==> design.v <==
`timescale 1ns / 1ps
module decode(instr,opcode,rd_index,rs_index,rt_index,constant,shamt,address);
input [15:0] instr;
output [3:0] opcode;
output [2:0] rd_index,rs_index,rt_index,shamt;
output [5:0] constant;
output [8:0] address;
assign opcode   = instr[15:12];
assign rd_index = instr[11:9];
assign rs_index = instr[8:6];
assign rt_index = instr[5:3];
assign shamt    = instr[2:0];
assign constant = instr[5:0];
assign address  = instr[11:3];
endmodule
`timescale 1ns / 1ps
module control_unit(instr,opcode,rd_index,rs_index,rt_index,shamt,constant,address);
input [15:0] instr;
output  [3:0] opcode;
output  [2:0] rd_index,rs_index,rt_index,shamt;
output [5:0] constant;
output [8:0] address;
decode call(instr,opcode,rd_index,rs_index,rt_index,constant,shamt,address);
endmodule
`timescale 1ns / 1ps
module ALU(clk,reset,op_code,rd,rs,rt,rd_store,shamt,constant,hi,lo);
input clk,reset;
input [3:0] op_code;                   				  
input [15:0]rs,rt;  								        	  
input [15:0]rd_store;                                
input [5:0] constant;										  
input [2:0] shamt;                				        
reg [31:0] TEMP;                                      
wire [15:0] mem_addr;
output reg[15:0] rd;  							            
output reg[15:0] hi,lo;                             
reg [15:0] RAM [0:7];
assign mem_addr = rs + constant;
always @ (*)
	begin
		TEMP = rs * rt;  
		if(op_code== 0)					 
			begin                    
			rd = rs + rt; 
			end
		else if (op_code==1)				 
			begin               
			rd = rs << shamt;
			end
		else if (op_code==2)				 
			begin           
			rd = rs >> shamt; 
			end
		else if (op_code==4) 			 
			begin           
			rd = lo; 
			end
		else if (op_code==5) 			 
			begin           
			rd = hi;   
			end
		else if (op_code==6) 			 
			begin           
			rd = rs | rt; 
			end
		else if (op_code==7) 			 
			begin 
			rd = rs & rt; 
			end
		else if (op_code==8) 			 
			begin 
			rd = rs + constant; 
			end
		else if (op_code==9) 			 
			begin          
			rd = constant; 
			end         
		else if (op_code==10) 			 
			begin             
			rd = (mem_addr < 8) ? RAM [mem_addr[2:0]] : 16'd0;  
			end
		else   							 
			begin 
			rd = 0; 
			end
	end
always @ (posedge clk, posedge reset)
	begin
	if (reset)
		begin
		hi <= 0;
		lo <= 0;
		RAM[0] <= 16'b 0000000000000001;
		RAM[1] <= 16'b 0000000000000101;                      
		RAM[2] <= 16'b 0000000000000000;
		RAM[3] <= 16'b 0000000000000000;
		RAM[4] <= 16'b 0000000000000011;
		RAM[5] <= 16'b 0000000000000001;
		RAM[6] <= 16'b 0000000000000001;
		RAM[7] <= 16'b 0000000000000001;
		end
	else
		begin
		if (op_code == 3)
			begin
			hi <= TEMP[31:16];     			  
			lo <= TEMP[15:0];					 
			end
		if (op_code == 11 && mem_addr < 8)
			RAM[mem_addr[2:0]] <= rd_store;
		end
	end
endmodule
`timescale 1ns / 1ps
module data_path(clk,reset,op_code,rd_index,rs_index,rt_index,shamt,constant,rd_value,rs_value,rt_value,low,high,SR);
input clk,reset;
input [3:0] op_code;
input [2:0] rd_index, rs_index, rt_index, shamt;
input [5:0] constant;
output [15:0] rd_value;
output reg [15:0] rs_value,rt_value;
output [15:0] low,high;
output reg [15:0] SR;	
wire [15:0] hi,lo;
reg [3:0] flags;
reg wr_en;
reg [15:0] regfile[0:7];
always@(*)
	begin
     if (op_code>=0 && op_code<=7)		 
			begin
			rs_value=regfile[rs_index];
			rt_value=regfile[rt_index];
			end
    else if (op_code>=8 && op_code<=11)  
			begin
			rs_value=regfile[rs_index]; 
			rt_value=0;
			end
    else 
			begin 								 
			rs_value=0;
			rt_value=0; 
			end
	end
always @(*)
	begin	
	flags = 4'b0000;
	if(rs_value==rt_value)
			flags[3]=1;                                	    
	else if(rs_value<rt_value)
			flags[2]=1;                           		   	 
	else if(rs_value[15]==1 && rt_value[15]==1)
			flags[0]=1;                          			   
	else if(rs_value[15]==0 && rt_value[15]==0)
			flags[0]=1;                                 	  
	else if(rs_value[15:0] || rt_value[15:0])
			flags[1]=1;                          			  
	end
always @(*)
	begin
	wr_en = !(op_code == 3 || op_code >= 11);
	end
always @(posedge clk, posedge reset)
	begin
	if (reset)
		begin
		regfile[0] <= 7;
		regfile[1] <= 6;
		regfile[2] <= 5;
		regfile[3] <= 4;
		regfile[4] <= 3;
		regfile[5] <= 2;
		regfile[6] <= 1;
		regfile[7] <= 0;
		SR <= 16'b0000000000000000;
		end
	else
		begin
		if (wr_en)
			regfile[rd_index] <= rd_value;
		SR <= {12'b000000000000, flags};
		end
	end
assign low = lo;
assign high = hi;
ALU call(clk,reset,op_code,rd_value,rs_value,rt_value,regfile[rd_index],shamt,constant,hi,lo);
endmodule
`timescale 1ns / 1ps
module processor(clk,reset,instr,PC,opcode,rd_index,rs_index,rt_index,shamt,constant,address,rd_value,rs_value,rt_value,low_out,high_out,SR);
input clk,reset;
input [15:0] instr;							 
reg [7:0] pc;
output [7:0] PC;
output [3:0] opcode;
output [2:0] rd_index, rs_index, rt_index, shamt;
output [5:0] constant;
output [8:0] address;
output [15:0] rd_value,rs_value,rt_value,low_out,high_out,SR;
always @ (posedge clk,posedge reset)
begin
	if(reset==1)
		begin
		pc<=0;
		end
	else if (pc>14)								 
		begin
		pc <= 0;
		end
	else if(opcode>=12 && opcode<=14) 		 
		begin
		pc <= pc + address; 
		end
	else 
		begin
		pc <= pc + 1; 								 
		end
end
assign PC = pc;
wire [3:0] opcode;
wire [2:0] rd_index,rs_index,rt_index,shamt;
wire [5:0] constant;
wire [8:0] address;
control_unit cal1(instr,opcode,rd_index,rs_index,rt_index,shamt,constant,address);
data_path cal2(clk,reset,opcode,rd_index,rs_index,rt_index,shamt,constant,rd_value,rs_value,rt_value,low_out,high_out,SR);
endmodule 
==> run.sh <==
#!/bin/bash
# the make line also repeats each setting of config.mk as NAME=value (left out here)
make -C /OpenROAD-flow-scripts/flow DESIGN_CONFIG=/design/flow/config.mk WORK_HOME=/design/flow/orfs CLKGATE_MAP_FILE= finish
==> config.mk <==
export PLATFORM = sky130hd
export DESIGN_NAME = processor
export DESIGN_NICKNAME = processor
export VERILOG_FILES = /design/flow/design.v
export SDC_FILE = /design/flow/constraint.sdc
export NUM_CORES = 4
export LEC_CHECK = 0
export ABC_AREA = 1
export CAP_MARGIN = 20
export CORE_ASPECT_RATIO = 0.91
export CORE_MARGIN = 2
export CORE_UTILIZATION = 72
export CTS_CLUSTER_DIAMETER = 42
export PLACE_DENSITY = 0.95
export SETUP_SLACK_MARGIN = -0.24
export SLEW_MARGIN = 20
==> constraint.sdc <==
create_clock -name core_clock -period 3.33 [get_ports {clk}]
set_input_delay 0.6660 -clock core_clock [delete_from_list [all_inputs] [get_ports {clk}]]
set_output_delay 0.6660 -clock core_clock [all_outputs]
set_load 0.01 [all_outputs]
==> run notes, run 1 <==
run results: status=stopped before the end, dpl cell area=~35,000 um^2, tool error=[ERROR DPL-0038] Utilization greater than 100%, impossible to legalize, Top FF cell, synth=dfrtp_1, AO/OA Area Share=0.120, chip area in the Yosys report=between 20,000 and 30,000 um^2, die height=between 150 and 200 um, core area=37,900 um^2, top cells by area=dfrtp_1 (25%), fa_1 (14%), nand2_1 (12%), inv_1 (7.7%), ha_1 (7.5%), Chip Width=210 um, Placer Congestion=1.26, # port buffers=about 140, synthesized flop and latch total=300, HPWL after DPL=approximately 110,000 um, Yosys top cell by instances=nand2_1, xor/xnor share=0.00885, yosys cell count=around 3,700, IO Pins=~150, Synth logic family=simple AND/OR/NAND/NOR gates, Post-synth top cells=nand2_1 (916), inv_1 (567), nor2_1 (296), EDFF count, synth=0, Avg Cell Area, Syn=7.48 um^2, synthesized area=between 20,000 and 30,000 um^2, Mapped Cells=roughly 3,700, failing step=4_1_cts, Starting Density=0.730, Top cell area share=0.253, chip area=~40,000 um^2, cell taking the most area after synthesis=dfrtp_1, Post-synth ARST share=1.00, post-synthesis sequential area ratio=0.272, std cell rows=68, Ys Warns=6, mux share=0.0199, yosys adder share=0.217, Simple-Gate Area Share=0.246, Distinct lib cells used=between 50 and 60
## through the flow
stage	setup slack (ns)	util	total power, mW	std cells	setup TNS (ns)
3_5_place_dp	-5.10	0.933	11.4	4884	-840.61
2_1_floorplan	-3.35	-	7.67	3712	-636.22
3_3_place_gp	-4.35	0.933	10.7	4884	-742.12
==> inputs of run 2 (changes only) <==
- ABC_AREA: 1 -> default
- CORE_ASPECT_RATIO: 0.91 -> default
- CORE_UTILIZATION: 72 -> 65
- CTS_CLUSTER_DIAMETER: 42 -> default
- CTS_CLUSTER_SIZE: default -> 80
- MAX_ROUTING_LAYER: default -> met4
- PLACE_DENSITY: 0.95 -> default
- SETUP_SLACK_MARGIN: -0.24 -> 0.74
- TNS_END_PERCENT: default -> 5
- clock period: 3.33 -> 5.13 ns (I/O delays scaled with it)
==> run notes, run 2 <==
run results: IO Pins=~150, post-synthesis sequential area ratio=0.266, cell taking the most area after synthesis=dfrtp_1, Distinct lib cells used=92, Post-synth ARST share=1.00, chip area=about 45,000 um^2, clk buf depth=3, Setup WS pre-CTS=-3.37 ns, status=stopped before the end, Clock Sinks=300, gr usage total=0.829, Top FF cell, synth=dfrtp_1, H-tree depth=2, # port buffers=between 100 and 150, AO/OA Area Share=0.136, tool error=[ERROR GRT-0232] Routing congestion too high. Check the congestion heatmap in the GUI., dpl cell area=between 30,000 and 40,000 um^2, Ys Warns=6, Post-synth top cells=nand2_1 (295), mux2_2 (282), dfrtp_1 (280), chip area in the Yosys report=approximately 28,000 um^2, synthesized area=approximately 28,000 um^2, Mapped Cells=around 3,000, mux share=0.173, std cell rows=between 70 and 80, Chip Width=213 um, Starting Density=0.658, core area=between 40,000 and 50,000 um^2, failing step=5_1_grt, placed insts=4,176, Placer Congestion=roughly 1.1, yosys cell count=just under 3,000, Avg Cell Area, Syn=roughly 9.5 um^2, yosys adder share=0.212, grt ovf=~250, die height=213 um, HPWL after DPL=a little under 90,000 um, Synth logic family=adder cells, EDFF count, synth=0, Yosys top cell by instances=nand2_1, synthesized flop and latch total=around 300, Root Driver=clkbuf_16, CTS buffer count=36, Top cell area share=0.247, xor/xnor share=0.0176, Simple-Gate Area Share=0.121, top cells by area=dfrtp_1 (25%), fa_1 (14%), mux2_2 (11%), ha_1 (7.3%), nand2_1 (3.9%)
==> run 2: routing by layer <==
metal,overflow,GRT usage
met1,9,0.818
met2,148,0.953
met3,15,0.694
met4,82,0.810
met5,-,-
==> run 2: repair_timing <==
action                     CTS
buffers inserted            43
pin swaps                   58
hold buffers                 0
gates resized              268
cloned                       2
setup endpoints to repair  320
==> run 2: through the flow <==
stage / utilization / hold WS [ns]
floorplan: - / 0.453
global placement: 0.821 / 0.466
detailed placement: 0.821 / 0.478
CTS: 0.878 / 0.501
==> inputs of run 3 (changes only) <==
- CORE_UTILIZATION: 65 -> 66
- CTS_CLUSTER_SIZE: 80 -> default
- MAX_ROUTING_LAYER: met4 -> default
- SETUP_SLACK_MARGIN: 0.74 -> -0.38
- TNS_END_PERCENT: 5 -> default
- clock period: 5.13 -> 5.95 ns (I/O delays scaled with it)
==> run notes, run 3 <==
run results: Simple-Gate Area Share=0.121, mux share=0.173, gr usage total=0.912, failing step=5_1_grt, cell taking the most area after synthesis=dfrtp_1, Ys Warns=6, core area=around 42,000 um^2, synthesized area=between 20,000 and 30,000 um^2, Mapped Cells=slightly below 3,000, chip area=about 45,000 um^2, HPWL after DPL=between 90,000 and 100,000 um, grt ovf=between 900 and 1,000, Clock Sinks=about 300, chip area in the Yosys report=between 20,000 and 30,000 um^2, Avg Cell Area, Syn=~9.5 um^2, placed insts=just over 4,000, Post-CTS Hold Fix Bufs=0, Setup WS pre-CTS=-2.59 ns, std cell rows=~75, Chip Width=between 200 and 250 um, Distinct lib cells used=around 90, # port buffers=approximately 140, synthesized flop and latch total=about 300, yosys cell count=2,970, clk buf depth=3, Synth logic family=adder cells, xor/xnor share=0.0176, IO Pins=153, die height=between 200 and 250 um, H-tree depth=2, Root Driver=clkbuf_16, Starting Density=0.673, tool error=[ERROR GRT-0232] Routing congestion too high. Check the congestion heatmap in the GUI., Top FF cell, synth=dfrtp_1, EDFF count, synth=0, Yosys top cell by instances=nand2_1, post-synthesis sequential area ratio=0.266, AO/OA Area Share=0.136, yosys adder share=0.212, top cells by area=dfrtp_1 (25%), fa_1 (14%), mux2_2 (11%), ha_1 (7.3%), nand2_1 (3.9%), Placer Congestion=~1.1, Post-synth ARST share=1.00, CTS buffer count=35, status=stopped before the end, Post-synth top cells=nand2_1 (295), mux2_2 (282), dfrtp_1 (280), Top cell area share=0.247
## run 3: what timing repair did
item | 4_1_cts
pin swaps | 150
cloned | 1
setup buffers | 116
gates resized | 373
endpoints found under the setup margin | 167
## run 3: metrics by stage
| step | TNS [ns] | cell area [um^2] |
|---|---|---|
| after detailed placement | -306.43 | 35300 |
| after CTS | -39.04 | 38400 |
| after floorplan | -43.92 | 29200 |
| after global placement | -274.32 | 35300 |
## run 3: per-layer routing
layer | global-route usage | overflow
met3 | 0.808 | 68
met2 | 1.03 | 534
met5 | 0.571 | 2
met4 | 0.933 | 258
met1 | 0.898 | 64
==> inputs of run 4 (changes only) <==
- ABC_AREA: default -> 1
- CORE_UTILIZATION: 66 -> 61
- CTS_CLUSTER_DIAMETER: default -> 324
- CTS_CLUSTER_SIZE: default -> 98
- SETUP_SLACK_MARGIN: -0.38 -> default
- TNS_END_PERCENT: default -> 20
- clock period: 5.95 -> 4.94 ns (I/O delays scaled with it)
==> run notes, run 4 <==
run results: yosys cell count=3,701, std cell rows=78, Distinct lib cells used=approximately 54, EDFF count, synth=0, Root Driver=clkbuf_16, Avg Cell Area, Syn=approximately 7.5 um^2, Starting Density=0.614, clk buf depth=3, Yosys top cell by instances=nand2_1, die height=roughly 220 um, Post-synth ARST share=1.00, mux share=0.0199, # port buffers=140, tool error=[ERROR GRT-0232] Routing congestion too high. Check the congestion heatmap in the GUI., chip area=47,100 um^2, Post-synth top cells=nand2_1 (916), inv_1 (567), nor2_1 (296), Top cell area share=0.253, grt ovf=approximately 400, Simple-Gate Area Share=0.246, xor/xnor share=0.00885, synthesized area=between 20,000 and 30,000 um^2, IO Pins=approximately 150, chip area in the Yosys report=27,700 um^2, Clock Sinks=300, synthesized flop and latch total=300, yosys adder share=0.217, CTS buffer count=7, Setup WS pre-CTS=-3.36 ns, Mapped Cells=3,701, cell taking the most area after synthesis=dfrtp_1, post-synthesis sequential area ratio=0.272, Synth logic family=simple AND/OR/NAND/NOR gates, failing step=5_1_grt, gr usage total=0.807, status=stopped before the end, core area=roughly 45,000 um^2, Chip Width=around 220 um, AO/OA Area Share=0.120, Placer Congestion=about 1.1, HPWL after DPL=91,500 um, Ys Warns=6, top cells by area=dfrtp_1 (25%), fa_1 (14%), nand2_1 (12%), inv_1 (7.7%), ha_1 (7.5%), H-tree depth=1, Top FF cell, synth=dfrtp_1
[run 4: repair_timing]
item,in CTS
setup buffers,124
cloned,6
hold buffers,0
setup endpoints to repair,301
gates resized,614
pin swaps,222
[run 4: through the flow]
stage,area (um^2),utilization,std cells,power [mW]
3_5_place_dp,34800,0.773,4974,7.33
3_3_place_gp,34800,0.773,4974,7.19
4_1_cts,38200,0.847,5104,9.07
2_1_floorplan,28000,-,3712,5.03
[run 4: routing by layer]
layer  global-route usage  GRT overflow
met5                0.398             4
met4                0.814           176
met3                0.650            13
met2                0.966           199
met1                0.807             8
==> inputs of run 5 (changes only) <==
- ABC_AREA: 1 -> default
- CORE_UTILIZATION: 61 -> 58
- CTS_CLUSTER_DIAMETER: 324 -> default
- CTS_CLUSTER_SIZE: 98 -> default
- TNS_END_PERCENT: 20 -> default
- clock period: 4.94 -> 6.91 ns (I/O delays scaled with it)
==> run notes, run 5 <==
run results: CP Buf/Inv Count=7, Crit path largest cell delay=~0.57 ns, area grow syn2layout=36.6%, critical path's top delay family=adder cells, chip area=around 50,000 um^2, Post-synth ARST share=1.00, global-route wire length before repair=~180,000 um, Fmax achieved=around 0.13 GHz, Layout Nets=4,008, IO Pins=153, Hold EP=cal2.call.RAM[7][2], Mapped Cells=~3,000, filler cell count=between 2,000 and 3,000, CTS tree=yes, clk_skew=0.0387 ns, pin count of the biggest net entering global routing=between 150 and 200, synthesized area=28,400 um^2, yosys cell count=slightly below 3,000, Pre-Repair DR Iteration Count=6, Critical Path Source=instr[4], minimum clock period=7.60 ns, CP arrival=between 8 and 9 ns, Power Dens Cells=243 nW/um^2, status=finished with violations, CP required=around 7.3 ns, Final ANT Viol Nets=0, Leakage=17.5 nW, Worst path slowest cell=fa_2, Avg Cell Area, Syn=approximately 9.5 um^2, clock slew at reported path FFs=0.06 ns, hold path depth=1, Root Driver=clkbuf_16, hold wc startpoint=cal2.call.RAM[7][2], Internal=about 5.6 mW, crit path max fanout=7, worst setup margin=-0.689 ns, synthesized flop and latch total=around 300, std cell rows=81, HPWL after DPL=89,400 um, clock latency on the worst-skew pair=around 0.59 ns, WP depth=28, core area=between 40,000 and 50,000 um^2, reg2reg start=cal2.regfile[5][9], most used cell, CP=fa_1, Clk network pwr share=0.234, H-tree depth=2, R2R Path End=cal2.call.hi[12], fin util=0.798, n_diodes=0, clk buf depth=3, EDFF count, synth=0, Residual DRC=0, unrepaired setup endpoints after global routing=true, chip area in the Yosys report=28,400 um^2, top cells by area=dfrtp_1 (25%), fa_1 (14%), mux2_2 (11%), ha_1 (7.3%), nand2_1 (3.9%), Sequential Area=~7500 um^2, Final Cycle Share=1.10, Sw Pwr=roughly 3.8 mW, Seq pwr share=0.253, cell taking the most area after synthesis=dfrtp_1, gr usage total=0.484, violated checks=setup timing, Gate power share=0.513, initial antenna violation count=0, vias in the first global route=29,400, routed vias/inst=6.67, die height=approximately 230 um, Worst setup SP type=input pin, via count=approximately 29,000, Clock Sinks=~300, Top FF cell, synth=dfrtp_1, AO/OA Area Share=0.136, CTS buffer count=37, Max Slew Vio Count=0, Setup WS pre-CTS=-1.80 ns, Post-synth top cells=nand2_1 (295), mux2_2 (282), dfrtp_1 (280), Min-Delay Path Class=reg2reg, grt ovf=0, drt first-iter violations=between 3,000 and 4,000, power in sequential cells=around 2.4 mW, Setup crit end=cal2.call.hi[15], drt total wl=between 100,000 and 150,000 um, post-synthesis sequential area ratio=0.266, Chip Width=~230 um, mux share=0.173, number of OpenROAD warnings=roughly 67, Worst Setup Path Type=in2reg, Fin. Hold Viols=0, Critical Path End Type=flop, combinational group power=roughly 4.8 mW, Synth logic family=adder cells, Starting Density=0.584, # port buffers=between 100 and 150, Yosys top cell by instances=nand2_1, xor/xnor share=0.0176, maximum VDD drop=~0.26 mV, Distinct lib cells used=92, yosys adder share=0.212, Top cell area share=0.247, Clk power=between 2 and 2.5 mW, Ys Warns=6, Simple-Gate Area Share=0.121, R2R cell count=26, FF-to-FF setup slack=-0.02 ns, Tot Pwr=around 9.4 mW, switching part of the total=0.408, WL/cell=approximately 29 um, Worst slew margin=0.187, Top power group=combinational logic, Comb gate area=between 20,000 and 25,000 um^2, Post-CTS Hold Fix Bufs=0, Max Cap Viol=0, Min Hold Slack=around 0.51 ns, Worst-Margin Slew=around 1.2 ns, Placer Congestion=1.05, Final Setup Violations=34
## run 5: timing repair
action | CTS | global route
setup endpoints to repair | 37 | 36
pin swaps | 99 | 95
setup buffers | 106 | 27
hold endpoints to repair | 0 | 0
cloned | 3 | 0
resized | 338 | 168
## run 5: metal layers
| metal | global-route usage | up-vias | share of wire |
|---|---|---|---|
| li1 | - | 11600 | - |
| met1 | 0.580 | 14000 | 0.35 |
| met2 | 0.767 | 2219 | 0.45 |
| met3 | 0.114 | 751 | 0.11 |
| met4 | 0.353 | 0 | 0.095 |
| met5 | 0 | - | 0 |
## run 5: final cells by class
cell class	instances	share of cell area
clock buffers	49	0.0264
clock inverters	19	0.00872
inverters	274	0.0280
multi-input cells	2187	0.529
flip-flops and latches	300	0.195
well taps	622	0.0201
repair buffers	827	0.194
## run 5: per-stage QoR
stage          std cells  setup TNS (ns)  cell area, um^2
3_3_place_gp        4082          -66.89            34600
3_5_place_dp        4082          -74.31            34600
4_1_cts             4255          -12.93            37900
5_1_grt             4278          -19.06            38700
2_1_floorplan       2981          -10.33            29100
6_report            4278          -15.32            38700
==> inputs of run 6 (changes only) <==
- CELL_PAD_IN_SITES_GLOBAL_PLACEMENT: default -> 3
- CORE_UTILIZATION: 58 -> 40
- GPL_ROUTABILITY_DRIVEN: default -> 0
- MAX_ROUTING_LAYER: default -> met4
- MIN_ROUTING_LAYER: default -> met2
- TNS_END_PERCENT: default -> 45
- clock period: 6.91 -> 8.5 ns (I/O delays scaled with it)
==> run notes, run 6 <==
run results: xor/xnor share=0.0176, dpl cell area=between 30,000 and 40,000 um^2, grt ovf=1, mux share=0.173, # port buffers=around 140, top cells by area=dfrtp_1 (25%), fa_1 (14%), mux2_2 (11%), ha_1 (7.3%), nand2_1 (3.9%), yosys adder share=0.212, H-tree depth=2, Root Driver=clkbuf_16, status=stopped before the end, AO/OA Area Share=0.136, Simple-Gate Area Share=0.121, post-synthesis sequential area ratio=0.266, IO Pins=153, Ys Warns=6, Top cell area share=0.247, chip area in the Yosys report=between 20,000 and 30,000 um^2, Starting Density=0.404, CTS buffer count=38, std cell rows=around 97, Chip Width=between 200 and 300 um, Mapped Cells=2,970, Post-synth ARST share=1.00, Yosys top cell by instances=nand2_1, Post-synth top cells=nand2_1 (295), mux2_2 (282), dfrtp_1 (280), chip area=73,000 um^2, placed insts=~4,400, die height=approximately 270 um, synthesized area=28,400 um^2, gr usage total=0.610, Clock Sinks=300, Top FF cell, synth=dfrtp_1, tool error=[ERROR GRT-0116] Global routing finished with congestion. Check the congestion regions in the DRC Viewer., failing step=5_1_grt, EDFF count, synth=0, synthesized flop and latch total=around 300, Avg Cell Area, Syn=9.55 um^2, core area=70,100 um^2, clk buf depth=3, yosys cell count=2,970, Distinct lib cells used=92, Synth logic family=adder cells, HPWL after DPL=roughly 96,000 um, cell taking the most area after synthesis=dfrtp_1
-- run 6: per-layer routing --
layer / global-route usage / GRT overflow
met1: - / -
met2: 0.649 / 0
met3: 0.770 / 1
met4: 0.266 / 0
met5: - / -
-- run 6: per-stage QoR --
stage / power, mW / setup WS [ns]
after global placement: 5.23 / -0.938
after CTS: 7.05 / -0.0678
after detailed placement: 5.24 / -0.985
after floorplan: 3.50 / -1.16
-- run 6: what timing repair did --
item                                    CTS
endpoints found under the setup margin   26
hold buffers                              0
pin swaps                                11
resized                                  38
setup buffers                             7
==> inputs of run 7 (changes only) <==
- ABC_AREA: default -> 1
- CAP_MARGIN: 20 -> 25
- CELL_PAD_IN_SITES_DETAIL_PLACEMENT: default -> 1
- CELL_PAD_IN_SITES_GLOBAL_PLACEMENT: 3 -> default
- CORE_UTILIZATION: 40 -> 35
- GPL_TIMING_DRIVEN: default -> 1
- MAX_ROUTING_LAYER: met4 -> met5
- PLACE_DENSITY_LB_ADDON: default -> 0.16
- SETUP_SLACK_MARGIN: default -> 0.71
- TNS_END_PERCENT: 45 -> default
- clock period: 8.5 -> 7.24 ns (I/O delays scaled with it)
==> run notes, run 7 <==
run results: status=stopped before the end, failing step=5_1_grt, tool error=[ERROR GRT-0232] Routing congestion too high. Check the congestion heatmap in the GUI., chip area=between 80,000 and 90,000 um^2, synthesized flop and latch total=about 300, H-tree depth=2, std cell rows=103, Post-synth top cells=nand2_1 (916), inv_1 (567), nor2_1 (296), Synth logic family=simple AND/OR/NAND/NOR gates, Setup WS pre-CTS=-1.44 ns, post-synthesis sequential area ratio=0.272, Yosys top cell by instances=nand2_1, core area=approximately 79,000 um^2, Distinct lib cells used=approximately 54, Avg Cell Area, Syn=7.48 um^2, synthesized area=~28,000 um^2, clk buf depth=3, die height=roughly 290 um, HPWL after DPL=98,000 um, Top cell area share=0.253, Post-CTS Hold Fix Bufs=0, Starting Density=0.352, gr usage total=0.552, grt ovf=1, chip area in the Yosys report=~28,000 um^2, EDFF count, synth=0, yosys adder share=0.217, Simple-Gate Area Share=0.246, Post-synth ARST share=1.00, Mapped Cells=between 3,000 and 4,000, AO/OA Area Share=0.120, xor/xnor share=0.00885, mux share=0.0199, top cells by area=dfrtp_1 (25%), fa_1 (14%), nand2_1 (12%), inv_1 (7.7%), ha_1 (7.5%), IO Pins=153, yosys cell count=between 3,000 and 4,000, Ys Warns=6, # port buffers=~140, CTS buffer count=~40, Root Driver=clkbuf_16, Top FF cell, synth=dfrtp_1, Chip Width=~290 um, dpl cell area=~34,000 um^2, cell taking the most area after synthesis=dfrtp_1, Clock Sinks=roughly 300
==> run 7: per-stage QoR <==
stage               power [mW]  instances  setup TNS [ns]
CTS                       7.40       5474          -0.214
floorplan                 3.48       3712          -0.927
global placement          4.91       5242          -40.45
detailed placement        4.96       5244          -43.58
==> run 7: layer usage <==
layer  global-route usage  GRT overflow
met5                0.402             0
met4                0.341             1
met3                0.652             0
met2                0.589             0
met1                    -             -
==> run 7: what timing repair did <==
action | in CTS
gates cloned | 6
setup buffers | 150
gates resized | 573
endpoints found under the setup margin | 41
pin swaps | 184
==> inputs of run 8 (changes only) <==
- ABC_AREA: 1 -> default
- CAP_MARGIN: 25 -> 20
- CELL_PAD_IN_SITES_DETAIL_PLACEMENT: 1 -> default
- CORE_UTILIZATION: 35 -> 59
- GPL_ROUTABILITY_DRIVEN: 0 -> default
- GPL_TIMING_DRIVEN: 1 -> default
- MAX_ROUTING_LAYER: met5 -> default
- MIN_ROUTING_LAYER: met2 -> default
- PLACE_DENSITY_LB_ADDON: 0.16 -> default
- SETUP_SLACK_MARGIN: 0.71 -> 0.74
- clock period: 7.24 -> 4.79 ns (I/O delays scaled with it)
==> run notes, run 8 <==
run results: Critical Path End Type=flop, violated checks=setup timing, Ys Warns=6, critical path's top delay family=adder cells, CTS buffer count=35, WP depth=31, power in sequential cells=about 3.4 mW, Top FF cell, synth=dfrtp_1, Mapped Cells=just under 3,000, number of OpenROAD warnings=approximately 66, xor/xnor share=0.0176, combinational group power=about 8.1 mW, Avg Cell Area, Syn=around 9.5 um^2, Sw Pwr=around 6.3 mW, core area=47,500 um^2, Worst slew margin=0.201, global-route wire length before repair=202,000 um, mux share=0.173, top cells by area=dfrtp_1 (25%), fa_1 (14%), mux2_2 (11%), ha_1 (7.3%), nand2_1 (3.9%), WL/cell=about 34 um, Worst-Margin Slew=1.20 ns, Synth logic family=adder cells, R2R cell count=30, post-synthesis sequential area ratio=0.266, routed vias/inst=between 7 and 8, reg2reg start=cal2.regfile[4][4], FF-to-FF setup slack=-2.71 ns, hold path depth=1, Critical Path Source=instr[6], die height=223 um, yosys adder share=0.212, Residual DRC=0, Power Dens Cells=roughly 360 nW/um^2, cell taking the most area after synthesis=dfrtp_1, Tot Pwr=about 15 mW, Root Driver=clkbuf_16, drt first-iter violations=around 5,300, dpl cell area=approximately 37,000 um^2, CP Buf/Inv Count=11, clk_skew=0.0484 ns, CP required=5.24 ns, Max Cap Viol=0, filler cell count=between 2,000 and 2,500, Clk network pwr share=0.215, Worst path slowest cell=fa_1, Clock Sinks=around 300, pin count of the biggest net entering global routing=95, initial antenna violation count=10, Sequential Area=7530 um^2, maximum VDD drop=about 0.45 mV, Pre-Repair DR Iteration Count=14, AO/OA Area Share=0.136, via count=32,000, Post-CTS Hold Fix Bufs=0, Yosys top cell by instances=nand2_1, hold wc startpoint=cal2.call.RAM[1][12], EDFF count, synth=0, Fmax achieved=between 0.1 and 0.15 GHz, post-route cell area=roughly 41,000 um^2, clk buf depth=3, Post-synth ARST share=1.00, # port buffers=140, switching part of the total=0.429, Internal=around 8.4 mW, Top cell area share=0.247, status=finished with violations, yosys cell count=slightly below 3,000, chip area=between 40,000 and 50,000 um^2, area grow syn2layout=43.9%, Final Cycle Share=1.62, H-tree depth=2, Starting Density=0.596, synthesized area=approximately 28,000 um^2, std cell rows=about 80, Chip Width=around 220 um, drt total wl=around 150,000 um, Hold EP=cal2.call.RAM[1][12], Final Setup Violations=~300, minimum clock period=around 7.8 ns, CP arrival=8.20 ns, Simple-Gate Area Share=0.121, Final ANT Viol Nets=0, synthesized flop and latch total=~300, clock slew at reported path FFs=0.07 ns, Setup WS pre-CTS=-3.48 ns, Worst setup SP type=input pin, Clk power=between 3 and 4 mW, most used cell, CP=fa_1, Layout Nets=~4,200, HPWL after DPL=roughly 94,000 um, grt ovf=0, Max Slew Vio Count=0, Placer Congestion=1.06, clock latency on the worst-skew pair=0.61 ns, crit path max fanout=10, worst setup margin=-2.96 ns, Crit path largest cell delay=0.78 ns, Distinct lib cells used=92, gr usage total=0.550, Worst Setup Path Type=in2reg, R2R Path End=cal2.call.hi[4], Gate power share=0.553, IO Pins=between 150 and 200, Fin. Hold Viols=0, Top power group=combinational logic, vias in the first global route=about 32,000, Min-Delay Path Class=reg2reg, Seq pwr share=0.233, CTS tree=yes, Comb gate area=21,200 um^2, total negative slack=-349.83 ns, Leakage=approximately 19 nW, Setup crit end=cal2.call.hi[4], unrepaired setup endpoints after global routing=true, chip area in the Yosys report=between 20,000 and 30,000 um^2, Post-synth top cells=nand2_1 (295), mux2_2 (282), dfrtp_1 (280)
==> run 8: layout make-up <==
| type | instances | area share |
|---|---|---|
| clock inverters | 16 | 0.00693 |
| diodes | 7 | 0.000429 |
| well taps | 615 | 0.0189 |
| multi-input cells | 2187 | 0.521 |
| flip-flops and latches | 300 | 0.185 |
| inverters | 274 | 0.0263 |
| clock buffers | 47 | 0.0243 |
| repair buffers | 984 | 0.218 |
==> run 8: what timing repair did <==
| item | CTS | global route |
|---|---|---|
| pin swaps | 112 | 70 |
| cloned | 1 | 2 |
| setup buffers | 85 | 37 |
| gates resized | 363 | 137 |
| endpoints found under the setup margin | 335 | 319 |
==> run 8: routing by layer <==
metal / routed length [um] / track usage / vias up
met4: 19800 / 0.490 / 22
met1: 45900 / 0.623 / 15200
met3: 22600 / 0.183 / 1553
met5: 500 / 0 / -
li1: - / - / 11900
met2: 61400 / 0.829 / 3426
==> run 8: per-stage QoR <==
step / hold slack, ns / utilization / cells
3_3_place_gp: 0.483 / 0.775 / 4235
2_1_floorplan: 0.464 / - / 2981
4_1_cts: 0.513 / 0.838 / 4384
3_5_place_dp: 0.490 / 0.775 / 4235
6_report: 0.522 / 0.858 / 4430
5_1_grt: 0.532 / 0.858 / 4426
==> inputs of run 9 (changes only) <==
- ABC_AREA: default -> 1
- CORE_ASPECT_RATIO: default -> 0.91
- CORE_UTILIZATION: 59 -> 72
- CTS_CLUSTER_DIAMETER: default -> 27
- GPL_ROUTABILITY_DRIVEN: default -> 0
- PLACE_DENSITY: default -> 0.42
- SETUP_SLACK_MARGIN: 0.74 -> 0.6
- clock period: 4.79 -> 3.83 ns (I/O delays scaled with it)
==> run notes, run 9 <==
run results: Post-synth top cells=nand2_1 (916), inv_1 (567), nor2_1 (296), Yosys top cell by instances=nand2_1, yosys adder share=0.217, Ys Warns=6, Synth logic family=simple AND/OR/NAND/NOR gates, cell taking the most area after synthesis=dfrtp_1, Distinct lib cells used=between 50 and 60, top cells by area=dfrtp_1 (25%), fa_1 (14%), nand2_1 (12%), inv_1 (7.7%), ha_1 (7.5%), IO Pins=between 150 and 200, status=stopped before the end, post-synthesis sequential area ratio=0.272, HPWL after DPL=101,000 um, yosys cell count=about 3,700, tool error=[ERROR DPL-0038] Utilization greater than 100%, impossible to legalize, failing step=4_1_cts, xor/xnor share=0.00885, std cell rows=a little under 70, Post-synth ARST share=1.00, placed insts=just under 5,000, Mapped Cells=3,701, AO/OA Area Share=0.120, Simple-Gate Area Share=0.246, synthesized area=roughly 28,000 um^2, Avg Cell Area, Syn=approximately 7.5 um^2, Top FF cell, synth=dfrtp_1, Starting Density=0.730, chip area in the Yosys report=27,700 um^2, chip area=roughly 40,000 um^2, EDFF count, synth=0, die height=~190 um, dpl cell area=approximately 35,000 um^2, Chip Width=roughly 210 um, core area=between 30,000 and 40,000 um^2, mux share=0.0199, synthesized flop and latch total=about 300, # port buffers=roughly 140, Top cell area share=0.253
==> run 9: metrics by stage <==
step | hold WS, ns | setup slack (ns)
after floorplan | 0.448 | -2.95
after global placement | 0.458 | -3.87
after detailed placement | 0.461 | -4.56
==> inputs of run 10 (changes only) <==
- ABC_AREA: 1 -> default
- CORE_ASPECT_RATIO: 0.91 -> default
- CORE_UTILIZATION: 72 -> 59
- CTS_CLUSTER_DIAMETER: 27 -> default
- GPL_ROUTABILITY_DRIVEN: 0 -> default
- PLACE_DENSITY: 0.42 -> default
- SETUP_SLACK_MARGIN: 0.6 -> default
- clock period: 3.83 -> 8.52 ns (I/O delays scaled with it)
==> run notes, run 10 <==
run results: Critical Path End Type=output port, chip area in the Yosys report=about 28,000 um^2, WP depth=23, clock slew at reported path FFs=roughly 0.060 ns, minimum clock period=approximately 8.4 ns, EDFF count, synth=0, Post-synth ARST share=1.00, clk buf depth=3, core area=roughly 48,000 um^2, Ys Warns=6, Distinct lib cells used=approximately 92, Layout Nets=3,792, mux share=0.173, drt total wl=roughly 120,000 um, Final ANT Viol Nets=0, Synth logic family=adder cells, R2R Path End=cal2.call.hi[12], Placer Congestion=1.07, placed insts=~4,000, chip area=roughly 50,000 um^2, hold path depth=2, area grow syn2layout=23.9%, clock latency on the worst-skew pair=approximately 0.58 ns, CP arrival=6.69 ns, Mapped Cells=about 3,000, Avg Cell Area, Syn=about 9.5 um^2, grt met2 use=0.707, via count=about 27,000, Setup crit end=rd_value[1], hold wc startpoint=cal2.regfile[0][0], H-tree depth=2, number of OpenROAD warnings=about 65, critical path's top delay family=buffers and inverters, Clock Sinks=roughly 300, maximum VDD drop=about 0.23 mV, Top power group=combinational logic, post-synthesis sequential area ratio=0.266, Top FF cell, synth=dfrtp_1, CP Buf/Inv Count=10, most used cell, CP=buf_4, unrepaired setup endpoints after global routing=false, Gate power share=0.484, Worst slew margin=0.216, std cell rows=about 80, pin count of the biggest net entering global routing=roughly 180, yosys adder share=0.212, Crit path largest cell delay=~0.54 ns, R2R cell count=26, routed vias/inst=6.67, FF-to-FF setup slack=between 1 and 1.5 ns, cell taking the most area after synthesis=dfrtp_1, combinational group power=3.31 mW, Simple-Gate Area Share=0.121, global-route wire length before repair=~170,000 um, xor/xnor share=0.0176, Yosys top cell by instances=nand2_1, HPWL after DPL=a little under 90,000 um, met3 Resource Use GR=0.135, synthesized flop and latch total=roughly 300, Layout Cells excl Fill=around 4,000, IO Pins=153, Worst-Margin Slew=about 1.2 ns, Power Dens Cells=slightly below 200 nW/um^2, Pre-Repair DR Iteration Count=6, top cells by area=dfrtp_1 (25%), fa_1 (14%), mux2_2 (11%), ha_1 (7.3%), nand2_1 (3.9%), status=timing/DRC/antenna clean, yosys cell count=2,970, clk_skew=0.0324 ns, post-route cell area=~35,000 um^2, dpl cell area=33,500 um^2, Final Setup Violations=0, critical path cell sequence=dlymetal6s2s_1 > buf_12 > buf_4 > buf_4 > or4bb_1 > nand4_1 > o221a_2 > buf_8 > buf_4 > ha_1 > a211oi_1 > o21bai_1 > a31o_2 > nand2_1 > nor4_1 > o22ai_2 > buf_4 > nand3_1 > buf_4 > o31a_1 > o21ai_1 > buf_4 > clkdlybuf4s50_1, Hold EP=cal2.regfile[0][0], Min-Delay Path Class=reg2reg, power in sequential cells=1.93 mW, Leakage=between 15 and 20 nW, Final Cycle Share=0.985, drt first-iter violations=between 3,000 and 4,000, CTS tree=yes, WL/cell=about 29 um, # port buffers=roughly 140, Worst setup SP type=input pin, Root Driver=clkbuf_16, Clk power=between 1.5 and 2 mW, CTS buffer count=35, AO/OA Area Share=0.136, Clk network pwr share=0.234, CP required=6.82 ns, Max Slew Vio Count=0, Worst path slowest cell=clkdlybuf4s50_1, synthesized area=about 28,000 um^2, Residual DRC=0, Internal=approximately 4.0 mW, Max Cap Viol=0, Top cell area share=0.247, grt ovf=0, gr usage total=0.473, Seq pwr share=0.282, switching part of the total=0.413, Fin. Hold Viols=0, gr busiest metal=met2, met1 Track Usage GR=0.596, Sw Pwr=2.83 mW, initial antenna violation count=5, die height=roughly 220 um, Post-synth top cells=nand2_1 (295), mux2_2 (282), dfrtp_1 (280), Critical Path Source=instr[8], Fmax achieved=~0.12 GHz, vias in the first global route=approximately 28,000, reg2reg start=cal2.regfile[7][7], Starting Density=0.596, crit path max fanout=13, Worst Setup Path Type=in2out, Chip Width=223 um
[run 10: repair_timing]
item | in CTS | in global routing
cloned | 0 | 0
pin swaps | 14 | 20
endpoints found under the setup margin | 17 | 26
resized | 23 | 55
setup buffers | 3 | 14
hold buffers | 0 | 0
[run 10: stage by stage]
step	hold WS [ns]	util	setup slack [ns]	total power [mW]	TNS, ns
global placement	0.465	0.704	-0.481	4.99	-6.26
finish	0.506	0.739	0.124	6.84	0
floorplan	0.453	-	0.0146	3.50	0
global route	0.520	0.739	0.0186	7.10	0
CTS	0.502	0.732	0.00486	6.70	0
detailed placement	0.490	0.705	-0.656	5.08	-9.08
[run 10: per-layer routing]
metal	vias up	routed length, um
li1	11200	-
met1	13300	42700
met2	2018	50400
met3	548	14700
met4	6	9640
met5	-	43
[run 10: final cells by class]
class	instances	area, um^2
inverter	274	1040
antenna	1	2.50
tap	615	769
fill	3307	12400
clock buffer	47	1010
multi-input combinational	2187	19200
clock inverter	16	194
timing repair buffer	613	5400
sequential	300	7530
==> inputs of run 11 (changes only) <==
- CELL_PAD_IN_SITES_GLOBAL_PLACEMENT: default -> 0
- CORE_UTILIZATION: 59 -> 43
- CTS_CLUSTER_DIAMETER: default -> 311
- GPL_ROUTABILITY_DRIVEN: default -> 1
- SLEW_MARGIN: 20 -> 25
- clock period: 8.52 -> 4.93 ns (I/O delays scaled with it)
==> run notes, run 11 <==
run results: status=finished with violations, violated checks=setup timing, FF-to-FF setup slack=-1.96 ns, Chip Width=261 um, post-synthesis sequential area ratio=0.266, hold path depth=1, Residual DRC=0, Seq pwr share=0.236, Mapped Cells=slightly below 3,000, clk_skew=just under 0.03 ns, drt total wl=about 130,000 um, dpl cell area=37,600 um^2, AO/OA Area Share=0.136, Max Cap Viol=0, WP depth=26, worst setup margin=-2.29 ns, Final ANT Viol Nets=0, Final Cycle Share=1.46, Worst-Margin Slew=around 1.0 ns, switching part of the total=0.397, chip area in the Yosys report=between 20,000 and 30,000 um^2, Sw Pwr=5.48 mW, hold wc startpoint=cal2.call.RAM[4][9], routed vias/inst=~6, synthesized area=about 28,000 um^2, placed insts=~4,500, Worst slew margin=0.304, clock slew at reported path FFs=roughly 0.070 ns, EDFF count, synth=0, reg2reg start=cal2.regfile[4][10], post-route cell area=~42,000 um^2, initial antenna violation count=4, minimum clock period=approximately 7.2 ns, fin util=0.639, CTS tree=yes, core area=roughly 66,000 um^2, synthesized flop and latch total=~300, CP Buf/Inv Count=7, maximum VDD drop=between 0.3 and 0.4 mV, WL/cell=around 28 um, vias in the first global route=28,700, IO Pins=between 150 and 200, crit path max fanout=12, power in sequential cells=around 3.3 mW, Top cell area share=0.247, Placer Congestion=between 1 and 1.5, Ys Warns=6, Worst path slowest cell=fa_2, Root Driver=clkbuf_16, clk buf depth=3, Yosys top cell by instances=nand2_1, std cell rows=between 90 and 100, gr usage total=0.386, Max Slew Vio Count=0, number of OpenROAD warnings=62, cell taking the most area after synthesis=dfrtp_1, clock latency on the worst-skew pair=a little under 0.6 ns, Final Setup Violations=about 300, Clk network pwr share=0.230, Leakage=19.1 nW, Synth logic family=adder cells, yosys adder share=0.212, xor/xnor share=0.0176, drt first-iter violations=roughly 2,700, Critical Path Source=instr[7], Internal=8.34 mW, Gate power share=0.534, Fin. Hold Viols=0, Clk power=between 3 and 4 mW, Distinct lib cells used=92, Layout Cells excl Fill=between 4,000 and 5,000, # port buffers=around 140, chip area=between 60,000 and 70,000 um^2, filler cell count=~5,400, pin count of the biggest net entering global routing=about 81, critical path's top delay family=adder cells, grt ovf=0, die height=between 200 and 300 um, Setup crit end=cal2.call.hi[12], Post-synth top cells=nand2_1 (295), mux2_2 (282), dfrtp_1 (280), CP arrival=roughly 7.7 ns, top cells by area=dfrtp_1 (25%), fa_1 (14%), mux2_2 (11%), ha_1 (7.3%), nand2_1 (3.9%), Fmax achieved=0.138 GHz, Post-synth ARST share=1.00, unrepaired setup endpoints after global routing=true, Avg Cell Area, Syn=9.55 um^2, Crit path largest cell delay=approximately 0.6 ns, yosys cell count=slightly below 3,000, Critical Path End Type=flop, Top power group=combinational logic, CTS buffer count=38, Worst Setup Path Type=in2reg, Layout Nets=4,220, H-tree depth=2, Worst setup SP type=input pin, global-route wire length before repair=193,000 um, Clock Sinks=approximately 300, Pre-Repair DR Iteration Count=6, R2R cell count=24, Power Dens Cells=330 nW/um^2, R2R Path End=cal2.call.hi[12], Starting Density=0.433, area grow syn2layout=47.7%, via count=between 20,000 and 30,000, Hold EP=cal2.call.RAM[4][9], Tot Pwr=around 14 mW, Top FF cell, synth=dfrtp_1, CP required=approximately 5.4 ns, combinational group power=7.37 mW, Min-Delay Path Class=reg2reg, Simple-Gate Area Share=0.121, Post-CTS Hold Fix Bufs=0, mux share=0.173, HPWL after DPL=between 100,000 and 150,000 um, n_diodes=0
==> run 11: through the flow <==
| step | setup TNS [ns] | setup slack, ns | hold slack [ns] |
|---|---|---|---|
| global placement | -597.31 | -3.47 | 0.484 |
| detailed placement | -612.21 | -3.48 | 0.489 |
| global route | -258.40 | -2.51 | 0.520 |
| finish | -230.14 | -2.29 | 0.508 |
| floorplan | -241.62 | -2.43 | 0.464 |
| CTS | -196.87 | -2.25 | 0.510 |
==> run 11: area by class of cell <==
cell class | instances | area, um^2 | area share
Tap cell | 864 | 1080 | 0.0258
Inverter | 274 | 1090 | 0.0259
Timing Repair Buffer | 1038 | 9480 | 0.226
Clock inverter | 23 | 353 | 0.00843
Multi-Input combinational cell | 2187 | 21300 | 0.508
Clock buffer | 47 | 1050 | 0.0250
Sequential cell | 300 | 7530 | 0.180
==> run 11: metal layers <==
layer | wire [um] | part of all wire | global-route usage | vias up
li1 | - | - | - | 12000
met1 | 54600 | 0.42 | 0.524 | 14100
met2 | 57900 | 0.44 | 0.593 | 1365
met3 | 11200 | 0.086 | 0.0765 | 330
met4 | 7310 | 0.056 | 0.183 | 4
met5 | 21 | 0.00016 | 0 | -
==> run 11: timing repair <==
action / CTS / global route
endpoints found under the setup margin: 304 / 300
setup buffers: 105 / 46
gates resized: 353 / 147
cloned: 4 / 1
pin swaps: 116 / 94
==> inputs of run 12 (changes only) <==
- CELL_PAD_IN_SITES_GLOBAL_PLACEMENT: 0 -> default
- CORE_UTILIZATION: 43 -> 65
- CTS_CLUSTER_DIAMETER: 311 -> default
- GPL_ROUTABILITY_DRIVEN: 1 -> default
- MAX_ROUTING_LAYER: default -> met4
- SETUP_SLACK_MARGIN: default -> 1.38
- SLEW_MARGIN: 25 -> 20
- clock period: 4.93 -> 4.68 ns (I/O delays scaled with it)
==> run notes, run 12 <==
run results: mux share=0.173, yosys adder share=0.212, # port buffers=between 100 and 150, clk buf depth=3, Starting Density=0.658, cell taking the most area after synthesis=dfrtp_1, Avg Cell Area, Syn=roughly 9.5 um^2, die height=213 um, post-synthesis sequential area ratio=0.266, grt ovf=around 250, H-tree depth=2, gr usage total=0.840, Simple-Gate Area Share=0.121, Post-synth ARST share=1.00, EDFF count, synth=0, synthesized area=28,400 um^2, synthesized flop and latch total=~300, chip area=roughly 45,000 um^2, CTS buffer count=37, Root Driver=clkbuf_16, Chip Width=roughly 210 um, chip area in the Yosys report=28,400 um^2, Clock Sinks=roughly 300, failing step=5_1_grt, Top FF cell, synth=dfrtp_1, std cell rows=roughly 76, Placer Congestion=~1.1, top cells by area=dfrtp_1 (25%), fa_1 (14%), mux2_2 (11%), ha_1 (7.3%), nand2_1 (3.9%), Yosys top cell by instances=nand2_1, yosys cell count=roughly 3,000, status=stopped before the end, IO Pins=153, Synth logic family=adder cells, Mapped Cells=a little under 3,000, Top cell area share=0.247, xor/xnor share=0.0176, tool error=[ERROR GRT-0116] Global routing finished with congestion. Check the congestion regions in the DRC Viewer., HPWL after DPL=92,100 um, Ys Warns=6, Distinct lib cells used=around 92, core area=about 43,000 um^2, AO/OA Area Share=0.136, Post-synth top cells=nand2_1 (295), mux2_2 (282), dfrtp_1 (280)
==> run 12: metal layers <==
metal | GRT overflow | global-route usage
met5 | - | -
met2 | 113 | 0.950
met4 | 113 | 0.837
met1 | 5 | 0.835
met3 | 15 | 0.707
==> run 12: what timing repair did <==
action / in CTS
hold buffers: 0
setup endpoints to repair: 350
gates cloned: 3
gates resized: 416
setup buffers: 107
pin swaps: 148
==> run 12: through the flow <==
stage                     instances  cell area [um^2]  setup slack (ns)  hold WS [ns]
after global placement         4189             36700             -3.49         0.483
after CTS                      4367             40300             -2.66         0.507
after floorplan                2981             30200             -2.63         0.464
after detailed placement       4189             36700             -3.73         0.490
==> inputs of run 13 (changes only) <==
- ABC_AREA: default -> 1
- CAP_MARGIN: 20 -> 5
- CELL_PAD_IN_SITES_DETAIL_PLACEMENT: default -> 1
- CELL_PAD_IN_SITES_GLOBAL_PLACEMENT: default -> 0
- CORE_ASPECT_RATIO: default -> 1.45
- CORE_UTILIZATION: 65 -> 31
- GPL_ROUTABILITY_DRIVEN: default -> 0
- GPL_TIMING_DRIVEN: default -> 1
- HOLD_SLACK_MARGIN: default -> 0.04
- MAX_ROUTING_LAYER: met4 -> met5
- MIN_ROUTING_LAYER: default -> met2
- PLACE_DENSITY: default -> 0.63
- SETUP_SLACK_MARGIN: 1.38 -> 1.01
- TNS_END_PERCENT: default -> 75
- clock period: 4.68 -> 5.55 ns (I/O delays scaled with it)
==> run notes, run 13 <==
run results: cell taking the most area after synthesis=dfrtp_1, post-synthesis sequential area ratio=0.272, yosys adder share=0.217, Clock Sinks=300, tool error=[ERROR GRT-0116] Global routing finished with congestion. Check the congestion regions in the DRC Viewer., Ys Warns=6, std cell rows=roughly 130, mux share=0.0199, Mapped Cells=between 3,000 and 4,000, status=stopped before the end, chip area in the Yosys report=about 28,000 um^2, # port buffers=140, Yosys top cell by instances=nand2_1, chip area=91,800 um^2, Post-CTS Hold Fix Bufs=0, synthesized flop and latch total=roughly 300, Top FF cell, synth=dfrtp_1, Post-synth ARST share=1.00, Simple-Gate Area Share=0.246, Avg Cell Area, Syn=between 7 and 8 um^2, clk buf depth=3, die height=between 300 and 400 um, Synth logic family=simple AND/OR/NAND/NOR gates, HPWL after DPL=about 110,000 um, Post-synth top cells=nand2_1 (916), inv_1 (567), nor2_1 (296), Chip Width=around 250 um, CTS buffer count=34, Top cell area share=0.253, Root Driver=clkbuf_16, top cells by area=dfrtp_1 (25%), fa_1 (14%), nand2_1 (12%), inv_1 (7.7%), ha_1 (7.5%), core area=88,900 um^2, IO Pins=153, Distinct lib cells used=around 54, EDFF count, synth=0, AO/OA Area Share=0.120, failing step=5_1_grt, placed insts=approximately 5,500, xor/xnor share=0.00885, yosys cell count=roughly 3,700, H-tree depth=2, grt ovf=roughly 950, gr usage total=0.727, synthesized area=approximately 28,000 um^2, Starting Density=0.312
[run 13: layer usage]
metal | GRT overflow | GRT usage
met1 | - | -
met2 | 299 | 0.757
met3 | 368 | 0.755
met4 | 224 | 0.647
met5 | 59 | 0.585
[run 13: stage by stage]
step	setup TNS (ns)	instance area, um^2	setup slack (ns)	total power [mW]
4_1_cts	-48.18	40300	-1.63	10.1
3_5_place_dp	-187.62	35900	-3.23	6.84
3_3_place_gp	-159.13	35900	-3.03	6.67
2_1_floorplan	-27.90	28700	-1.58	4.59
[run 13: what timing repair did]
action | CTS
buffers inserted | 130
gates cloned | 4
setup endpoints to repair | 329
pin swaps | 231
gates resized | 574
==> inputs of run 14 (changes only) <==
- CAP_MARGIN: 5 -> 0
- CELL_PAD_IN_SITES_DETAIL_PLACEMENT: 1 -> default
- CORE_ASPECT_RATIO: 1.45 -> default
- CORE_UTILIZATION: 31 -> 71
- CTS_CLUSTER_DIAMETER: default -> 212
- CTS_CLUSTER_SIZE: default -> 53
- GPL_ROUTABILITY_DRIVEN: 0 -> default
- GPL_TIMING_DRIVEN: 1 -> default
- HOLD_SLACK_MARGIN: 0.04 -> default
- MAX_ROUTING_LAYER: met5 -> default
- MIN_ROUTING_LAYER: met2 -> default
- PLACE_DENSITY: 0.63 -> 0.35
- SETUP_SLACK_MARGIN: 1.01 -> 0.83
- TNS_END_PERCENT: 75 -> default
- clock period: 5.55 -> 8.34 ns (I/O delays scaled with it)
==> run notes, run 14 <==
run results: std cell rows=72, Avg Cell Area, Syn=about 7.5 um^2, post-synthesis sequential area ratio=0.272, Synth logic family=simple AND/OR/NAND/NOR gates, synthesized area=approximately 28,000 um^2, Placer Congestion=1.27, IO Pins=153, failing step=5_1_grt, die height=a little over 200 um, yosys adder share=0.217, Distinct lib cells used=between 50 and 60, Clock Sinks=approximately 300, grt ovf=693, cell taking the most area after synthesis=dfrtp_1, synthesized flop and latch total=~300, yosys cell count=~3,700, Setup WS pre-CTS=-0.679 ns, CTS buffer count=9, Starting Density=0.718, tool error=[ERROR GRT-0232] Routing congestion too high. Check the congestion heatmap in the GUI., status=stopped before the end, Top FF cell, synth=dfrtp_1, H-tree depth=1, Root Driver=clkbuf_16, Simple-Gate Area Share=0.246, mux share=0.0199, chip area=about 41,000 um^2, Post-synth top cells=nand2_1 (916), inv_1 (567), nor2_1 (296), gr usage total=0.858, xor/xnor share=0.00885, top cells by area=dfrtp_1 (25%), fa_1 (14%), nand2_1 (12%), inv_1 (7.7%), ha_1 (7.5%), Post-synth ARST share=1.00, chip area in the Yosys report=between 20,000 and 30,000 um^2, core area=between 30,000 and 40,000 um^2, Yosys top cell by instances=nand2_1, AO/OA Area Share=0.120, Mapped Cells=between 3,000 and 4,000, # port buffers=~140, clk buf depth=3, placed insts=between 4,000 and 5,000, Chip Width=between 200 and 250 um, EDFF count, synth=0, Ys Warns=6, Top cell area share=0.253, HPWL after DPL=82,900 um
-- run 14: through the flow --
stage / area (um^2) / hold slack (ns) / util
after floorplan: 28300 / 0.448 / -
after global placement: 32700 / 0.458 / 0.848
after detailed placement: 32700 / 0.458 / 0.848
after CTS: 34700 / 0.484 / 0.900
-- run 14: timing repair --
item / 4_1_cts
hold endpoints to repair: 0
gates resized: 301
pin swaps: 135
buffers inserted: 98
gates cloned: 4
endpoints found under the setup margin: 39
hold buffers: 0
-- run 14: routing by layer --
metal	GRT usage	GRT overflow
met1	0.850	33
met2	1.00	390
met3	0.728	34
met4	0.867	232
met5	0.473	4
==> inputs of run 15 (changes only) <==
- CAP_MARGIN: 0 -> 20
- CELL_PAD_IN_SITES_GLOBAL_PLACEMENT: 0 -> default
- CORE_UTILIZATION: 71 -> 72
- CTS_CLUSTER_DIAMETER: 212 -> 301
- CTS_CLUSTER_SIZE: 53 -> 98
- PLACE_DENSITY: 0.35 -> default
- SETUP_SLACK_MARGIN: 0.83 -> 1.28
- clock period: 8.34 -> 9.15 ns (I/O delays scaled with it)
==> run notes, run 15 <==
run results: # port buffers=around 140, grt ovf=between 100 and 150, cell taking the most area after synthesis=dfrtp_1, std cell rows=between 70 and 80, IO Pins=153, Top cell area share=0.253, H-tree depth=1, Setup WS pre-CTS=-0.242 ns, post-synthesis sequential area ratio=0.272, Post-CTS Hold Fix Bufs=0, Post-synth top cells=nand2_1 (916), inv_1 (567), nor2_1 (296), mux share=0.0199, Post-synth ARST share=1.00, Distinct lib cells used=54, yosys cell count=between 3,000 and 4,000, Yosys top cell by instances=nand2_1, Root Driver=clkbuf_16, Top FF cell, synth=dfrtp_1, Mapped Cells=~3,700, Placer Congestion=~1.3, synthesized flop and latch total=approximately 300, Simple-Gate Area Share=0.246, synthesized area=27,700 um^2, tool error=[ERROR GRT-0232] Routing congestion too high. Check the congestion heatmap in the GUI., die height=approximately 200 um, core area=37,800 um^2, xor/xnor share=0.00885, Clock Sinks=approximately 300, yosys adder share=0.217, failing step=5_1_grt, chip area in the Yosys report=27,700 um^2, CTS buffer count=7, Ys Warns=6, Chip Width=around 200 um, EDFF count, synth=0, HPWL after DPL=approximately 77,000 um, placed insts=4,347, Avg Cell Area, Syn=~7.5 um^2, Starting Density=0.734, clk buf depth=3, AO/OA Area Share=0.120, Synth logic family=simple AND/OR/NAND/NOR gates, status=stopped before the end, top cells by area=dfrtp_1 (25%), fa_1 (14%), nand2_1 (12%), inv_1 (7.7%), ha_1 (7.5%), gr usage total=0.702, chip area=between 40,000 and 50,000 um^2
[run 15: metrics by stage]
stage                     instance area [um^2]  power, mW
after CTS                                32400       4.22
after detailed placement                 30500       3.50
after global placement                   30500       3.43
after floorplan                          28000       2.72
[run 15: what timing repair did]
item                                    in CTS
pin swaps                                   98
gates resized                              255
setup buffers                               90
gates cloned                                 5
endpoints found under the hold margin        0
endpoints found under the setup margin      35
[run 15: per-layer routing]
layer	GRT overflow	global-route usage
met5	1	0.256
met4	47	0.639
met3	1	0.505
met2	59	0.896
met1	0	0.730
==> inputs of run 16 (changes only) <==
- ABC_AREA: 1 -> default
- CAP_MARGIN: 20 -> 10
- CELL_PAD_IN_SITES_DETAIL_PLACEMENT: default -> 2
- CELL_PAD_IN_SITES_GLOBAL_PLACEMENT: default -> 0
- CORE_MARGIN: 2 -> 3
- CORE_UTILIZATION: 72 -> 60
- CTS_CLUSTER_DIAMETER: 301 -> default
- CTS_CLUSTER_SIZE: 98 -> default
- GPL_ROUTABILITY_DRIVEN: default -> 0
- GPL_TIMING_DRIVEN: default -> 0
- MAX_ROUTING_LAYER: default -> met4
- MIN_ROUTING_LAYER: default -> met2
- PLACE_DENSITY_LB_ADDON: default -> 0.17
- SETUP_SLACK_MARGIN: 1.28 -> 3.2
- SLEW_MARGIN: 20 -> 25
- TNS_END_PERCENT: default -> 10
- clock period: 9.15 -> 11.7 ns (I/O delays scaled with it)
==> run notes, run 16 <==
run results: post-synthesis sequential area ratio=0.266, chip area in the Yosys report=around 28,000 um^2, Avg Cell Area, Syn=roughly 9.5 um^2, synthesized flop and latch total=about 300, chip area=49,900 um^2, core area=~47,000 um^2, cell taking the most area after synthesis=dfrtp_1, failing step=3_5_place_dp, Ys Warns=6, std cell rows=~80, Distinct lib cells used=between 90 and 100, Post-synth ARST share=1.00, AO/OA Area Share=0.136, xor/xnor share=0.0176, synthesized area=between 20,000 and 30,000 um^2, Top cell area share=0.247, top cells by area=dfrtp_1 (25%), fa_1 (14%), mux2_2 (11%), ha_1 (7.3%), nand2_1 (3.9%), IO Pins=around 150, EDFF count, synth=0, Yosys top cell by instances=nand2_1, Chip Width=between 200 and 250 um, tool error=[ERROR DPL-0033] detailed placement checks failed during check placement., mux share=0.173, Post-synth top cells=nand2_1 (295), mux2_2 (282), dfrtp_1 (280), Synth logic family=adder cells, Starting Density=0.608, Mapped Cells=2,970, status=stopped before the end, Top FF cell, synth=dfrtp_1, Simple-Gate Area Share=0.121, yosys adder share=0.212, die height=approximately 220 um, # port buffers=around 140, yosys cell count=~3,000
==> run 16: through the flow <==
stage             setup TNS [ns]  setup slack [ns]  hold WS, ns  cells  area (um^2)
floorplan                      0              1.40        0.453   2981        28400
global placement          -60.37             -2.66        0.462   3725        30500
==> inputs of run 17 (changes only) <==
- CAP_MARGIN: 10 -> 5
- CELL_PAD_IN_SITES_DETAIL_PLACEMENT: 2 -> 1
- CORE_MARGIN: 3 -> 2
- CORE_UTILIZATION: 60 -> 31
- GPL_TIMING_DRIVEN: 0 -> default
- PLACE_DENSITY: default -> 0.63
- PLACE_DENSITY_LB_ADDON: 0.17 -> default
- SETUP_SLACK_MARGIN: 3.2 -> default
- SLEW_MARGIN: 25 -> 20
- TNS_END_PERCENT: 10 -> 75
- clock period: 11.7 -> 5.46 ns (I/O delays scaled with it)
==> run notes, run 17 <==
run results: tool error=[ERROR GRT-0116] Global routing finished with congestion. Check the congestion regions in the DRC Viewer., IO Pins=153, cell taking the most area after synthesis=dfrtp_1, Post-CTS Hold Fix Bufs=0, Clock Sinks=300, Avg Cell Area, Syn=around 9.5 um^2, status=stopped before the end, Starting Density=0.314, Root Driver=clkbuf_16, post-synthesis sequential area ratio=0.266, gr usage total=0.637, Ys Warns=6, failing step=5_1_grt, chip area in the Yosys report=around 28,000 um^2, Yosys top cell by instances=nand2_1, core area=around 90,000 um^2, synthesized flop and latch total=roughly 300, placed insts=~4,700, grt ovf=~740, EDFF count, synth=0, # port buffers=approximately 140, Top cell area share=0.247, clk buf depth=3, H-tree depth=2, chip area=about 94,000 um^2, Post-synth ARST share=1.00, HPWL after DPL=~100,000 um, Synth logic family=adder cells, Chip Width=306 um, Distinct lib cells used=a little over 90, synthesized area=roughly 28,000 um^2, Post-synth top cells=nand2_1 (295), mux2_2 (282), dfrtp_1 (280), die height=around 300 um, std cell rows=about 110, CTS buffer count=38, xor/xnor share=0.0176, AO/OA Area Share=0.136, top cells by area=dfrtp_1 (25%), fa_1 (14%), mux2_2 (11%), ha_1 (7.3%), nand2_1 (3.9%), yosys adder share=0.212, Mapped Cells=between 2,000 and 3,000, mux share=0.173, Simple-Gate Area Share=0.121, Top FF cell, synth=dfrtp_1, dpl cell area=about 36,000 um^2, yosys cell count=around 3,000
## run 17: metal layers
metal | GRT usage | overflow
met1 | - | -
met2 | 0.658 | 106
met3 | 0.715 | 519
met4 | 0.464 | 119
met5 | - | -
## run 17: repair_timing
item / CTS
pin swaps: 86
endpoints found under the hold margin: 0
setup buffers: 60
endpoints found under the setup margin: 299
resized: 257
cloned: 3
## run 17: per-stage QoR
step	setup WS, ns	hold slack [ns]
3_3_place_gp	-2.95	0.484
3_5_place_dp	-3.20	0.491
4_1_cts	-1.94	0.504
2_1_floorplan	-2.05	0.464
Power and IR drop assume default switching activity.
